==> inputs of v17 <==
// fir_filter
module fir_filter
#(
    parameter NUM_ELEMENTS = 7
)
(
    input clk,
    input rst,
    input [ 7 : 0 ] weight_data,
    input [ 2 : 0 ] weight_idx,
    input weight_valid,
    output weight_ready,
    input [ 7 : 0 ] input_data,
    input input_valid,
    output input_ready,
    output [ 15 : 0 ] output_data,
    input output_ready,
    output output_valid
);
export LEC_CHECK = 0
export ABC_AREA = 1
export CAP_MARGIN = 20
export CORE_ASPECT_RATIO = 1.06
export CORE_MARGIN = 2
export CORE_UTILIZATION = 40
export CTS_CLUSTER_DIAMETER = 393
export CTS_CLUSTER_SIZE = 100
export SETUP_SLACK_MARGIN = 3.89
export SLEW_MARGIN = 20
export TNS_END_PERCENT = 5
create_clock -name core_clock -period 13.0 [get_ports {clk}]
run.sh (not shown) runs the stock make flow with config.mk's settings and CLKGATE_MAP_FILE=.
==> inputs of v16, as changes to v17 <==
Settings changed: ABC_AREA 1 to not set, CORE_ASPECT_RATIO 1.06 to not set, CORE_UTILIZATION 40 to 64, CTS_CLUSTER_DIAMETER 393 to not set, CTS_CLUSTER_SIZE 100 to not set, SETUP_SLACK_MARGIN 3.89 to not set.
==> flow/constraint.sdc (replaced) <==
create_clock -name core_clock -period 9.99 [get_ports {clk}]
set_input_delay 1.9980 -clock core_clock [delete_from_list [all_inputs] [get_ports {clk}]]
set_output_delay 1.9980 -clock core_clock [all_outputs]
set_load 0.01 [all_outputs]
==> comparison <==
Of v16 and v17, v16 has the higher clock power (gap about 35%, measured against v17). In v16 the non-clock buffer count is lower than in v17, by 13. In clock-buffer cell count, v16 and v17 do not differ. Against v17, the clock skew of v16 is higher by 0.0059 ns.
==> figures <==
Number of tap cells added at floorplan: v17 645; v16 384
Area of all placed cells without fillers: v17 21600 sq um; v16 20200 sq um
Layout multi-input combinational cell count: v17 1302; v16 1238
Origin of the worst min-delay path: v17 values[3][7]; v16 values[4][3]
Int Power: v17 1120 uW; v16 1360 uW
Skew final: v17 0.0103 ns; v16 0.0162 ns
Total global-route track usage: v17 20.4%; v16 33.4%
Overall Power: v17 2080 uW; v16 2360 uW
Met3 GRT Util: v17 1.61%; v16 5.81%
Status: v17 finished clean; v16 finished clean

* * *

==> run D <==
==> flow/design.v <==
`timescale 1ns / 1ps
module fir_filter
#(
    parameter NUM_ELEMENTS = 7
)
(
    input clk,
    input rst,
    input [ 7 : 0 ] weight_data,
    input [ 2 : 0 ] weight_idx,
    input weight_valid,
    output weight_ready,
    input [ 7 : 0 ] input_data,
    input input_valid,
    output input_ready,
    output [ 15 : 0 ] output_data,
    input output_ready,
    output output_valid
);
    assign weight_ready = 1;
    assign input_ready = 1;
    assign output_valid = 1;
    reg [7:0] weights [NUM_ELEMENTS-1:0];
    reg [7:0] values [NUM_ELEMENTS-1:0];
    integer i;
    always@(posedge clk)begin
        if (rst)begin
            for (i = 0; i< NUM_ELEMENTS; i = i+1)
                weights[i] = 0;
        end else if (weight_valid)
            weights[weight_idx] = weight_data;
        for (i = NUM_ELEMENTS-1; i> 0; i=i-1)begin
            values[i] <= rst?0:values[i-1];
        end
        values[0] <= rst?0:input_data;
    end
    wire [15:0] intermediate_sums [NUM_ELEMENTS-1:0];
    assign output_data = intermediate_sums[NUM_ELEMENTS-1];  
    generate
        genvar j;
        for (j = 0; j<NUM_ELEMENTS; j=j+1)begin:summation
            assign intermediate_sums[j] = (j?intermediate_sums[j-1]:0) + values[j]*weights[j];
        end
    endgenerate
endmodule
==> flow/run.sh <==
#!/bin/bash
# the make line also repeats each setting of config.mk as NAME=value (left out here)
make -C /OpenROAD-flow-scripts/flow DESIGN_CONFIG=/design/flow/config.mk WORK_HOME=/design/flow/orfs CLKGATE_MAP_FILE= finish
==> flow/config.mk <==
export PLATFORM = sky130hd
export DESIGN_NAME = fir_filter
export DESIGN_NICKNAME = fir_filter
export VERILOG_FILES = /design/flow/design.v
export SDC_FILE = /design/flow/constraint.sdc
export NUM_CORES = 4
export LEC_CHECK = 0
export ABC_AREA = 1
export CAP_MARGIN = 0
export CORE_ASPECT_RATIO = 0.75
export CORE_MARGIN = 2
export CORE_UTILIZATION = 72
export CTS_CLUSTER_DIAMETER = 398
export CTS_CLUSTER_SIZE = 13
export HOLD_SLACK_MARGIN = -0.04
export PLACE_DENSITY = 0.38
export SETUP_SLACK_MARGIN = 1.35
export SLEW_MARGIN = 20
export TNS_END_PERCENT = 10
==> flow/constraint.sdc <==
create_clock -name core_clock -period 6.32 [get_ports {clk}]
set_input_delay 1.2640 -clock core_clock [delete_from_list [all_inputs] [get_ports {clk}]]
set_output_delay 1.2640 -clock core_clock [all_outputs]
set_load 0.01 [all_outputs]
==> run Y: changes against run D <==
==> flow/config.mk (replaced) <==
export PLATFORM = sky130hd
export DESIGN_NAME = fir_filter
export DESIGN_NICKNAME = fir_filter
export VERILOG_FILES = /design/flow/design.v
export SDC_FILE = /design/flow/constraint.sdc
export NUM_CORES = 4
export LEC_CHECK = 0
export CAP_MARGIN = 20
export CORE_MARGIN = 2
export CORE_UTILIZATION = 50
export CTS_CLUSTER_DIAMETER = 244
export CTS_CLUSTER_SIZE = 93
export SLEW_MARGIN = 20
==> flow/constraint.sdc (replaced) <==
create_clock -name core_clock -period 11.2 [get_ports {clk}]
set_input_delay 2.2400 -clock core_clock [delete_from_list [all_inputs] [get_ports {clk}]]
set_output_delay 2.2400 -clock core_clock [all_outputs]
set_load 0.01 [all_outputs]
==> design notes <==
The complex-gate fraction of the synthesized area works out to 1.037%. The required time at the worst endpoint is listed as 8960 ps. Combinational logic is responsible for 59.5% of the overall power. The share of cell area taken by multi-input logic gates came out at 70.38%. The run finished with no timing, DRC or antenna violations.
Source of the figures above: run Y

==> design notes <==
The flow ran to the end, but the layout failed its checks. The report lists the violated layout checks as negative setup slack. The run gives -2131 ps as the slack of the critical path. Final count of negative-setup-slack endpoints: 14. The complex-gate fraction of the synthesized area was 1.237%; the share of power burned in combinational logic was 67.3%. The share of cell area taken by multi-input logic gates is 60.24%.

The data required time at the worst endpoint is 5060 ps.
Source of the figures above: run D

Power and IR drop assume default switching activity.
